== the baseline ==
// cpu_8b
module cpu_8b(
    input wire clk,
    input wire rst,
    output wire halt,
    output wire mem_we,
    output wire [7:0] mem_addr,
    output wire [7:0] mem_wdata,
    input wire [7:0] mem_rdata
);
    wire [7:0] mem_d_i;
    wire [7:0] mem_d_o;
    assign mem_wdata = mem_d_i;
    assign mem_d_o = mem_rdata;
    wire [2:0] alu_opcode;
    wire [7:0] alu_a;
    wire [7:0] alu_b;
    wire a_we;
    wire [7:0] a_reg_i;
    wire [7:0] a_reg_o;
    wire b_we;
    wire [7:0] b_reg_i;
    wire [7:0] b_reg_o;
    wire alu_we;
    wire [7:0] alu_res_next;
    wire [7:0] alu_res;
    wire zf_we;
    wire zf_next;
    wire zf;
    wire ir_we;
    wire [7:0] instr;
    wire [2:0] next_state;
    wire [2:0] state;
    wire pc_we;
    wire [7:0] pc_next;
    wire [7:0] pc;
    wire alu_sel_a;
    wire alu_sel_b;
    wire a_sel;
    wire b_sel;
    wire mem_sel;
    wire [7:0] offset_addr;
    wire addr_sel;
    wire [7:0] addr_offset_zext;
    wire [3:0] addr_offset;
    wire [3:0] pc_offset;
    wire [7:0] pc_offset_zext;
    wire [7:0] inc_pc;
    wire [7:0] new_pc;
    wire pc_sel;
    wire [7:0] jmp_reg_val;
    wire pc_jmp_sel;
    control_unit cpu_control(
        .instr(instr),
        .state(state),
        .zf(zf),
        .reset(rst),
        .next_state(next_state),
        .pc_we(pc_we),
        .pc_sel(pc_sel),
        .pc_jmp_sel(pc_jmp_sel),
        .pc_offset(pc_offset),
        .addr_sel(addr_sel),
        .addr_offset(addr_offset),
        .mem_sel(mem_sel),
        .mem_we(mem_we),
        .alu_opcode(alu_opcode),
        .alu_sel_a(alu_sel_a),
        .alu_sel_b(alu_sel_b),
        .alu_we(alu_we),
        .zf_we(zf_we),
        .ir_we(ir_we),
        .a_sel(a_sel),
        .a_we(a_we),
        .b_sel(b_sel),
        .b_we(b_we),
        .halt(halt)
    );
    alu alu_unit(
        .opcode(alu_opcode),
        .a(alu_a),
        .b(alu_b),
        .y(alu_res_next),
        .zf(zf_next)
    );
    register #(.WIDTH(8)) a_register(
        .clk(clk),
        .rst(rst),
        .we(a_we),
        .d(a_reg_i),
        .q(a_reg_o)
    );
    register #(.WIDTH(8)) b_register(
        .clk(clk),
        .rst(rst),
        .we(b_we),
        .d(b_reg_i),
        .q(b_reg_o)
    );
    register #(.WIDTH(8)) alu_register(
        .clk(clk),
        .rst(rst),
        .we(alu_we),
  ...
For scale: roughly 570 cells after synthesis, about 47 flip-flops.
Settings: LEC_CHECK=0, ABC_AREA=1, CAP_MARGIN=20, CORE_ASPECT_RATIO=1.4, CORE_MARGIN=2, CORE_UTILIZATION=72, CTS_CLUSTER_DIAMETER=221, CTS_CLUSTER_SIZE=98, SETUP_SLACK_MARGIN=1.29, SLEW_MARGIN=20, TNS_END_PERCENT=5; clock period 4.32 ns.
run.sh (not shown) runs the stock make flow with config.mk's settings and CLKGATE_MAP_FILE=.
[inputs] the candidate vs the baseline
==> flow/config.mk <==
export PLATFORM = sky130hd
export DESIGN_NAME = cpu_8b
export DESIGN_NICKNAME = cpu_8b
export VERILOG_FILES = /design/flow/design.v
export SDC_FILE = /design/flow/constraint.sdc
export NUM_CORES = 4
export LEC_CHECK = 0
export CAP_MARGIN = 20
export CORE_MARGIN = 2
export CORE_UTILIZATION = 60
export SETUP_SLACK_MARGIN = 1.13
export SLEW_MARGIN = 20
==> flow/constraint.sdc <==
create_clock -name core_clock -period 3.88 [get_ports {clk}]
set_input_delay 0.7760 -clock core_clock [delete_from_list [all_inputs] [get_ports {clk}]]
set_output_delay 0.7760 -clock core_clock [all_outputs]
set_load 0.01 [all_outputs]
--- outcome ---
The candidate -> stages 100% | layout checks FAIL | setup timing. Comparing the candidate and the baseline, the lower standard-cell row count is on the candidate. Where setup slack is concerned, the baseline is better than the candidate. Delta(global placement routability congestion, the candidate - the baseline) > 0. Summary of the candidate over the baseline: area of the synthesized netlist per yosys stat has decreased; clock share of power now sits higher.

========
Starting RTL as in the previous note.
export LEC_CHECK = 0
export ABC_AREA = 1
export CAP_MARGIN = 40
export CORE_MARGIN = 2
export CORE_UTILIZATION = 68
export CTS_CLUSTER_DIAMETER = 105
export CTS_CLUSTER_SIZE = 74
export SETUP_SLACK_MARGIN = -0.01
export SLEW_MARGIN = 20
create_clock -name core_clock -period 3.0 [get_ports {clk}]
The starting point finished but failed the layout checks on setup timing.
Next try:
==> flow/config.mk (replaced) <==
export PLATFORM = sky130hd
export DESIGN_NAME = cpu_8b
export DESIGN_NICKNAME = cpu_8b
export VERILOG_FILES = /design/flow/design.v
export SDC_FILE = /design/flow/constraint.sdc
export NUM_CORES = 4
export LEC_CHECK = 0
export CAP_MARGIN = 20
export CORE_MARGIN = 2
export CORE_UTILIZATION = 40
export SLEW_MARGIN = 20
==> flow/constraint.sdc (replaced) <==
create_clock -name core_clock -period 4.8 [get_ports {clk}]
set_input_delay 0.9600 -clock core_clock [delete_from_list [all_inputs] [get_ports {clk}]]
set_output_delay 0.9600 -clock core_clock [all_outputs]
set_load 0.01 [all_outputs]
Result: The changed run produced a clean layout. Worst hold slack got worse by 0.039 ns. Utilization falls by 44 points. Setup slack improves by 0.56 ns. Clock power fell by 41%. Clock skew hardly moves. Die area increases by 65%. Wire length shrinks by 36%. Clock-buffer cell count came out higher by 1. Power decreases by 50%.
Next try:
--- a/flow/config.mk
+++ b/flow/config.mk
@@ -7,5 +7,8 @@
 export LEC_CHECK = 0
+export ABC_AREA = 1
 export CAP_MARGIN = 20
 export CORE_MARGIN = 2
-export CORE_UTILIZATION = 40
+export CORE_UTILIZATION = 72
+export CTS_CLUSTER_DIAMETER = 221
+export CTS_CLUSTER_SIZE = 98
 export SLEW_MARGIN = 20
==> flow/constraint.sdc (replaced) <==
create_clock -name core_clock -period 4.32 [get_ports {clk}]
set_input_delay 0.8640 -clock core_clock [delete_from_list [all_inputs] [get_ports {clk}]]
set_output_delay 0.8640 -clock core_clock [all_outputs]
set_load 0.01 [all_outputs]
After rerunning: Sequential power climbs by about 14%. Sequential share of layout area climbs by 0.28 points. Worst setup slack got worse by 0.11 ns. Flip-flop count is unchanged. Die size drops by about 43%. Power climbs by about 23%. Cell area drops by about 1.2%.
Next try:
--- a/flow/config.mk
+++ b/flow/config.mk
@@ -10,5 +10,4 @@
 export CORE_MARGIN = 2
-export CORE_UTILIZATION = 72
-export CTS_CLUSTER_DIAMETER = 221
-export CTS_CLUSTER_SIZE = 98
+export CORE_UTILIZATION = 69
+export SETUP_SLACK_MARGIN = 0.48
 export SLEW_MARGIN = 20
==> flow/constraint.sdc (replaced) <==
create_clock -name core_clock -period 3.31 [get_ports {clk}]
set_input_delay 0.6620 -clock core_clock [delete_from_list [all_inputs] [get_ports {clk}]]
set_output_delay 0.6620 -clock core_clock [all_outputs]
set_load 0.01 [all_outputs]
After rerunning:
- Now the flow did not get past global routing (5_1_grt)
- synthesized area does not change
- die size went up by 4.1%
- synthesized cell count stays the same
Next try:
--- a/flow/config.mk
+++ b/flow/config.mk
@@ -10,4 +10,6 @@
 export CORE_MARGIN = 2
-export CORE_UTILIZATION = 69
-export SETUP_SLACK_MARGIN = 0.48
+export CORE_UTILIZATION = 68
+export CTS_CLUSTER_DIAMETER = 103
+export CTS_CLUSTER_SIZE = 78
+export PLACE_DENSITY_LB_ADDON = 0.2
 export SLEW_MARGIN = 20
==> flow/constraint.sdc (replaced) <==
create_clock -name core_clock -period 3.59 [get_ports {clk}]
set_input_delay 0.7180 -clock core_clock [delete_from_list [all_inputs] [get_ports {clk}]]
set_output_delay 0.7180 -clock core_clock [all_outputs]
set_load 0.01 [all_outputs]
With this change the flow produced a clean layout.
Synthesized area stays the same.
Die area went up by 1.4%.
Synthesized cell count stays the same.

========
run A:
The RTL this note starts from:
==> flow/design.v <==
module control_unit(
    input wire [7:0] instr,          
    input wire [2:0] state,          
    input wire zf,                   
    input wire reset,                
    output reg [2:0] next_state,     
    output reg pc_we,                
    output reg pc_sel,               
    output reg pc_jmp_sel,           
    output reg [3:0] pc_offset,      
    output reg addr_sel,             
    output reg [3:0] addr_offset,    
    output reg mem_sel,              
    output reg mem_we,               
    output reg [2:0] alu_opcode,     
    output reg alu_sel_a,            
    output reg alu_sel_b,            
    output reg alu_we,               
    output reg zf_we,                
    output reg ir_we,                
    output reg a_sel,                
    output reg a_we,                 
    output reg b_sel,                
    output reg b_we,                 
    output reg halt                  
);
    localparam ADD    = 3'b000;
    localparam AND    = 3'b001;
    localparam NOT    = 3'b010;
    localparam LOAD   = 3'b011;
    localparam STORE  = 3'b100;
    localparam JUMP   = 3'b101;
    localparam JUMPz  = 3'b110;
    localparam HALT   = 3'b111;
    localparam FETCH      = 3'b000; 
    localparam DECODE     = 3'b001;
    localparam EXECUTE    = 3'b010;
    localparam MEMORY     = 3'b011;
    localparam WRITEBACK  = 3'b100;
    localparam HALT_STATE = 3'b101;
    localparam IDLE       = 3'b110;
    always @(*) begin
        pc_we = 0;               
        pc_sel = 0;              
        pc_jmp_sel = 0;          
        pc_offset = 4'b0000;     
        addr_sel = 0;            
        addr_offset = 4'b0000;   
        mem_sel = 0;             
        mem_we = 0;              
        alu_opcode = 3'b000;     
        alu_sel_a = 0;           
        alu_sel_b = 0;           
        alu_we = 0;              
        zf_we = 0;               
        ir_we = 0;               
        a_sel = 0;               
        a_we = 0;                
        b_sel = 0;               
        b_we = 0;                
        halt = 0;                
        next_state = FETCH;      
        if (reset) begin
            next_state = FETCH;      
        end
        else begin
            case (state)
                FETCH: begin                     
                    next_state = DECODE;         
                    pc_we = 1;                   
                    ir_we = 1;                   
                end
                DECODE: begin    
                    case (instr[7:5])       
                        ADD, AND, NOT, JUMP, JUMPz: begin
                            next_state = EXECUTE;       
                        end
                        LOAD, STORE: begin
                            next_state = MEMORY;
                        end
                        HALT: begin
                            next_state = HALT_STATE;
                        end
                    endcase
                end
                EXECUTE: begin                           
                    case (instr[7:5])
                        ADD, AND: begin
                            alu_opcode = instr[7:5];     
                            alu_sel_a = instr[3];        
                            alu_sel_b = instr[2];        
                            alu_we = 1;                  
                            zf_we = 1;                   
                            next_state = WRITEBACK;
                        end
                        NOT: begin
                            alu_opcode = instr[7:5];     
                            alu_sel_a = instr[3];        
                            alu_we = 1;                  
                            zf_we = 1;                   
                            next_state = WRITEBACK;
                        end
                        JUMP: begin
                            pc_jmp_sel = instr[4];       
                            pc_offset = instr[3:0];      
                            pc_sel = 1;                  
                            pc_we = 1;                   
                            next_state = IDLE;
                        end
                        JUMPz: begin
                            if (zf == 1) begin
                                pc_jmp_sel = instr[4];   
                                pc_offset = instr[3:0];  
                                pc_sel = 1;              
                                pc_we = 1;               
                            end
                            next_state = IDLE;
                        end
                    endcase
                end
                MEMORY: begin                                    
                    case (instr[7:5])
                        LOAD: begin
                            addr_offset = instr[3:0];    
                            addr_sel = 1;                
                            next_state = WRITEBACK;
                        end
                        STORE: begin
                            addr_offset = instr[3:0];    
                            addr_sel = 1;                
                            mem_sel = instr[4];          
                            mem_we = 1;                  
                            next_state = IDLE;
                        end
                    endcase
                end
                WRITEBACK: begin                         
                    case (instr[7:5])
                        ADD, AND, NOT: begin
                            if (instr[4] == 0) begin
                                a_sel = 1;               
                                a_we = 1;                
                            end else begin
                                b_sel = 1;               
                                b_we = 1;                
                            end
                            next_state = FETCH;
                        end
                        LOAD: begin
                            if (instr[4] == 0) begin
                                a_we = 1;            
                            end else begin
                                b_we = 1;            
                            end
                            next_state = FETCH;
                        end
                    endcase
                end 
                HALT_STATE: begin
                    halt = 1;
                    next_state = HALT_STATE;
                end
                IDLE: begin
                    next_state = FETCH;
                end
            endcase
        end
    end
endmodule
module alu(
    input wire [2:0] opcode,         
    input wire [7:0] a,              
    input wire [7:0] b,              
    output reg [7:0] y,              
    output reg zf                    
);
    localparam ADD = 3'b000;         
    localparam AND = 3'b001;         
    localparam NOT = 3'b010;         
always @(*) begin
    zf = 0;
    case (opcode)
        ADD: begin             
            y = a + b;
        end
        AND: begin              
            y = a & b;
        end
        NOT: begin              
            y = ~a;
        end
        default: begin               
            y = 8'b00000000;
        end
    endcase
    if (y == 8'b00000000) begin
        zf = 1;
    end
end
endmodule
module register #(
    parameter WIDTH = 8
)(
    input wire clk,                  
    input wire rst,                  
    input wire we,                   
    input wire [WIDTH-1:0] d,        
    output reg [WIDTH-1:0] q         
);
    always @(posedge clk) begin      
        if (rst) begin
            q <= {WIDTH{1'b0}};      
        end else if (we) begin
            q <= d;                  
        end
    end
endmodule
module mux_2to1 (
    input wire [7:0] in0,    
    input wire [7:0] in1,    
    input wire sel,          
    output wire [7:0] out    
);
    assign out = sel ? in1 : in0;
endmodule
module adder(
    input wire [7:0] a,
    input wire [7:0] b,
    output wire [7:0] sum
);
    assign sum = a + b;
endmodule
module zext(
    input wire [3:0] in,
    output wire [7:0] out
);
assign out = {4'b0000, in};
endmodule
module cpu_8b(
    input wire clk,
    input wire rst,
    output wire halt,
    output wire mem_we,
    output wire [7:0] mem_addr,
    output wire [7:0] mem_wdata,
    input wire [7:0] mem_rdata
);
    wire [7:0] mem_d_i;
    wire [7:0] mem_d_o;
    assign mem_wdata = mem_d_i;
    assign mem_d_o = mem_rdata;
    wire [2:0] alu_opcode;
    wire [7:0] alu_a;
    wire [7:0] alu_b;
    wire a_we;
    wire [7:0] a_reg_i;
    wire [7:0] a_reg_o;
    wire b_we;
    wire [7:0] b_reg_i;
    wire [7:0] b_reg_o;
    wire alu_we;
    wire [7:0] alu_res_next;
    wire [7:0] alu_res;
    wire zf_we;
    wire zf_next;
    wire zf;
    wire ir_we;
    wire [7:0] instr;
    wire [2:0] next_state;
    wire [2:0] state;
    wire pc_we;
    wire [7:0] pc_next;
    wire [7:0] pc;
    wire alu_sel_a;
    wire alu_sel_b;
    wire a_sel;
    wire b_sel;
    wire mem_sel;
    wire [7:0] offset_addr;
    wire addr_sel;
    wire [7:0] addr_offset_zext;
    wire [3:0] addr_offset;
    wire [3:0] pc_offset;
    wire [7:0] pc_offset_zext;
    wire [7:0] inc_pc;
    wire [7:0] new_pc;
    wire pc_sel;
    wire [7:0] jmp_reg_val;
    wire pc_jmp_sel;
    control_unit cpu_control(
        .instr(instr),
        .state(state),
        .zf(zf),
        .reset(rst),
        .next_state(next_state),
        .pc_we(pc_we),
        .pc_sel(pc_sel),
        .pc_jmp_sel(pc_jmp_sel),
        .pc_offset(pc_offset),
        .addr_sel(addr_sel),
        .addr_offset(addr_offset),
        .mem_sel(mem_sel),
        .mem_we(mem_we),
        .alu_opcode(alu_opcode),
        .alu_sel_a(alu_sel_a),
        .alu_sel_b(alu_sel_b),
        .alu_we(alu_we),
        .zf_we(zf_we),
        .ir_we(ir_we),
        .a_sel(a_sel),
        .a_we(a_we),
        .b_sel(b_sel),
        .b_we(b_we),
        .halt(halt)
    );
    alu alu_unit(
        .opcode(alu_opcode),
        .a(alu_a),
        .b(alu_b),
        .y(alu_res_next),
        .zf(zf_next)
    );
    register #(.WIDTH(8)) a_register(
        .clk(clk),
        .rst(rst),
        .we(a_we),
        .d(a_reg_i),
        .q(a_reg_o)
    );
    register #(.WIDTH(8)) b_register(
        .clk(clk),
        .rst(rst),
        .we(b_we),
        .d(b_reg_i),
        .q(b_reg_o)
    );
    register #(.WIDTH(8)) alu_register(
        .clk(clk),
        .rst(rst),
        .we(alu_we),
        .d(alu_res_next),
        .q(alu_res)
    );
    register #(.WIDTH(1)) zf_register(
        .clk(clk),
        .rst(rst),
        .we(zf_we),
        .d(zf_next),
        .q(zf)
    );
    register #(.WIDTH(8)) instruction_register(
        .clk(clk),
        .rst(rst),
        .we(ir_we),
        .d(mem_d_o),
        .q(instr)
    );
    register #(.WIDTH(3)) state_register(
        .clk(clk),
        .rst(rst),
        .we(1'b1),
        .d(next_state),
        .q(state)
    );
    register #(.WIDTH(8)) program_counter(
        .clk(clk),
        .rst(rst),
        .we(pc_we),
        .d(pc_next),
        .q(pc)
    );
    mux_2to1 alu_a_mux(
        .in0(a_reg_o),
        .in1(b_reg_o),
        .sel(alu_sel_a),
        .out(alu_a)
    );
    mux_2to1 alu_b_mux(
        .in0(a_reg_o),
        .in1(b_reg_o),
        .sel(alu_sel_b),
        .out(alu_b)
    );
    mux_2to1 a_register_mux(
        .in0(mem_d_o),
        .in1(alu_res),
        .sel(a_sel),
        .out(a_reg_i)
    );
    mux_2to1 b_register_mux(
        .in0(mem_d_o),
        .in1(alu_res),
        .sel(b_sel),
        .out(b_reg_i)
    );
    mux_2to1 mem_data_mux(
        .in0(a_reg_o),
        .in1(b_reg_o),
        .sel(mem_sel),
        .out(mem_d_i)
    );
    mux_2to1 mem_addr_mux(
        .in0(pc),
        .in1(offset_addr),
        .sel(addr_sel),
        .out(mem_addr)
    );
    adder addr_adder(
        .a(addr_offset_zext),
        .b(pc),
        .sum(offset_addr)
    );
    zext addr_zext(
        .in(addr_offset),
        .out(addr_offset_zext)
    );
    zext pc_zext(
        .in(pc_offset),
        .out(pc_offset_zext)
    );
    mux_2to1 pc_mux(
        .in0(inc_pc),
        .in1(new_pc),
        .sel(pc_sel),
        .out(pc_next)
    );
    adder inc_pc_adder(
        .a(pc),
        .b(8'b00000001),
        .sum(inc_pc)
    );
    adder new_pc_adder(
        .a(pc_offset_zext),
        .b(jmp_reg_val),
        .sum(new_pc)
    );
    mux_2to1 jump_mux(
        .in0(a_reg_o),
        .in1(b_reg_o),
        .sel(pc_jmp_sel),
        .out(jmp_reg_val)
    );
endmodule
make LEC_CHECK=0 ABC_AREA=1 CAP_MARGIN=20 CORE_MARGIN=2 CORE_UTILIZATION=72 CTS_CLUSTER_DIAMETER=103 CTS_CLUSTER_SIZE=78 HOLD_SLACK_MARGIN=0.3 PLACE_DENSITY_LB_ADDON=0.2 SLEW_MARGIN=20 finish   # period 3.36 ns
The flow ended early for run A: it failed with a tool error in global routing.
What run B does differently from run A at the input level:
- clearing CTS_CLUSTER_DIAMETER, which used to be 103
- putting TNS_END_PERCENT at 90 where nothing was set
- swapping 72 for 34 in CORE_UTILIZATION
- clearing ABC_AREA, which used to be 1
- clearing HOLD_SLACK_MARGIN, which used to be 0.3
- clearing CTS_CLUSTER_SIZE, which used to be 78
- clearing PLACE_DENSITY_LB_ADDON, which used to be 0.2
- swapping 3.36 for 5.0 in the clock period (ns, I/O delays scaled along)
--- outcome ---
Per the final summary, run B finished and its layout is clean on timing, DRC and antenna.
Higher synthesized cell count goes to run A over run B.
As of run B, area reported by Yosys stat had fallen slightly compared to run A.
There was hardly any difference in fraction of the mapped netlist area in adder cells between run B and run A.
Diff run A -> run B | area after synthesis | decrease of 0.31%
Delta (run B minus run A): horizontal die size went up; placement row count shows an increase of 12.
Modified inputs, run C compared to run B
- changing CORE_UTILIZATION from 34 to 20
- setting MAX_ROUTING_LAYER to met4 for the first time
- setting GPL_ROUTABILITY_DRIVEN to 0 for the first time
Notes after the runs:
- Run C reached the end of the flow, and the finished layout is clean on the timing, design-rule and antenna checks.
- Compared run B against run C; total met2 wirelength after detailed routing within noise.
- As far as post-synthesis instance total goes, run C and run B are indistinguishable; the numbers are identical.
- Compared with run B, in run C register area essentially unchanged; power per cell area increased about 8%; area fraction in and, or, nand and nor cells essentially unchanged; utilization of the core after routing decreased 16 points.
- Between run C and run B, it is run C whose via count is lower, by 121.
- Run B and run C ended up with roughly the same area fraction in mux cells.
Setup changes, run C to run D
- TNS_END_PERCENT: 90 -> unset
- MAX_ROUTING_LAYER: met4 -> unset
- CORE_UTILIZATION: 20 -> 68
- GPL_ROUTABILITY_DRIVEN: 0 -> unset
- the clock period (ns, I/O delays scaled along): 5.0 -> 4.8
--- outcome ---
- Total buffers and inverters traversed by the critical path (lower): run C
- Power consumed by the clock network in run D is about 30% lower than in run C
- Between run C and run D, share of the core filled with cells is higher for run D, run C comes in under that.
Power is estimated from default activity; no workload was simulated.
